## job 8369
## pipelined_cordic
module pipelined_cordic(
    input Clk, Rst,
    input signed[15:0] x_in, y_in, theta_in,
    output reg signed[15:0] sine_theta,
    output reg signed[15:0] cosine_theta
);
reg signed [15:0] x[0:15], y[0:15], theta[0:15], x_out[0:15], y_out[0:15], theta_out[0:15];
wire signed [15:0] atan_out [0:15];
reg [3:0] stage;  
assign atan_out[0] = 16'b0011001001000100;
assign atan_out[1] = 16'b0001110110101100;
assign atan_out[2] = 16'b0000111110101101;
assign atan_out[3] = 16'b0000011111110101;
assign atan_out[4] = 16'b0000001111111110;
assign atan_out[5] = 16'b0000001000000000;
assign atan_out[6] = 16'b0000000100000000;
assign atan_out[7] = 16'b0000000010000000;
assign atan_out[8] = 16'b0000000001000000;
assign atan_out[9] = 16'b0000000000100000;
assign atan_out[10] = 16'b0000000000010000;
assign atan_out[11] = 16'b0000000000001000;
assign atan_out[12] = 16'b0000000000000100;
assign atan_out[13] = 16'b0000000000000010;
assign atan_out[14] = 16'b0000000000000001;
assign atan_out[15] = 16'b0000000000000000;
genvar i;
generate
    for (i = 0; i < 16; i = i + 1) begin : stages
        always @(posedge Clk or posedge Rst) begin
            if (Rst)
                begin
                    x[i] <= 0;
                    y[i] <= 0;
  ...
Size in the first run: roughly 780 flip-flops, roughly 82 I/O pins.
make LEC_CHECK=0 ABC_AREA=1 CAP_MARGIN=35 CORE_MARGIN=2 CORE_UTILIZATION=72 CTS_CLUSTER_DIAMETER=379 CTS_CLUSTER_SIZE=17 SETUP_SLACK_MARGIN=0.09 SLEW_MARGIN=20 finish   # period 2.43 ns
run.sh (not shown) runs the stock make flow with config.mk's settings and CLKGATE_MAP_FILE=.
No final results exist for job 8369, since it was stopped by error DPL-0038 during global routing.
[inputs] job 1518 vs job 8369
- CAP_MARGIN: 35 -> 20
- CORE_UTILIZATION: 72 -> 42
- CORE_MARGIN: 2 -> 4
- CORE_ASPECT_RATIO: unset -> 1.33
- CTS_CLUSTER_SIZE: 17 -> unset
- CTS_CLUSTER_DIAMETER: 379 -> unset
- SETUP_SLACK_MARGIN: 0.09 -> unset
- PLACE_DENSITY_LB_ADDON: unset -> 0.02
- the clock period (ns, I/O delays scaled along): 2.43 -> 4.79
--- outcome ---
Job 8369 and job 1518: one clean run, job 1518; the rest did not finish clean. Delta (job 1518 minus job 8369): number of levels in the clock H-tree grew by 1; area after detailed placement shrank by 8.0%; number of top-level pins held steady; number of cell rows grew by 51%; die area grew by about 70%. [compare] base=job 8369 new=job 1518: standard cell core area went up; core utilization before placement saw a decrease.
Input-level comparison between job 4359 and job 1518:
- CORE_ASPECT_RATIO removed (was 1.33)
- CORE_UTILIZATION changed from 42 to 40
- PLACE_DENSITY_LB_ADDON removed (was 0.02)
- PLACE_DENSITY newly set to 0.6
- CORE_MARGIN changed from 4 to 2
- ABC_AREA removed (was 1)
- the clock period (ns, I/O delays scaled along) changed from 4.79 to 3.96
- The lower length of the first detailed-routing pass in iterations came out of job 4359.
- Going from job 1518 to job 4359, part of the cycle the worst path needs saw an increase; minimum period implied by the final worst setup slack saw an increase; post-synthesis area per instance saw an increase.
- The source of the critical timing path comes out theta[3][15] in one run and y[2][5] in the other, namely in job 1518 and job 4359 respectively.
- Comparing job 1518 and job 4359, the lower global placer's final weighted congestion is on job 4359.
- Sort job 1518 and job 4359 by sequential share of layout area desc -> top: job 4359
- Relative to job 1518, overall fraction of global-route tracks in use has decreased by 4.1 points in job 4359.
- Between job 1518 and job 4359, the core utilization of the finished layout is higher for job 1518.
Changes in job 4612 relative to job 4359:
- HOLD_SLACK_MARGIN now 0.18, previously not set
- CORE_ASPECT_RATIO now 1.61, previously not set
- CORE_UTILIZATION now 48, was 40
- the clock period (ns, I/O delays scaled along) now 4.5, was 3.96
[summary]
- Taking job 4359 as the reference, in job 4612 minimum setup slack in the final design rose 470 ps, multi-input gate share of total cell area higher, well-tap cell count lost 342, required time of the critical path has increased.
Here is what was changed in the inputs of job 4530 compared with job 4612.
- HOLD_SLACK_MARGIN no longer set, was 0.18
- CTS_CLUSTER_DIAMETER now 394, previously not set
- CORE_UTILIZATION now 72, was 48
- ABC_AREA now 1, previously not set
- CORE_ASPECT_RATIO no longer set, was 1.61
- CTS_CLUSTER_SIZE now 99, previously not set
- the clock period (ns, I/O delays scaled along) now 1.92, was 4.5
Notes after the runs:
- Job 4530 never completed, since it errored out during clock tree synthesis.
- From job 4612 to job 4530 the numbers moved as follows: placed standard-cell area moved up, complex-gate fraction of the synthesized area moved down, post-synth net total moved up, total standard cell area after synthesis moved up.
- Top-level I/O count came out exactly the same in job 4530 and job 4612.
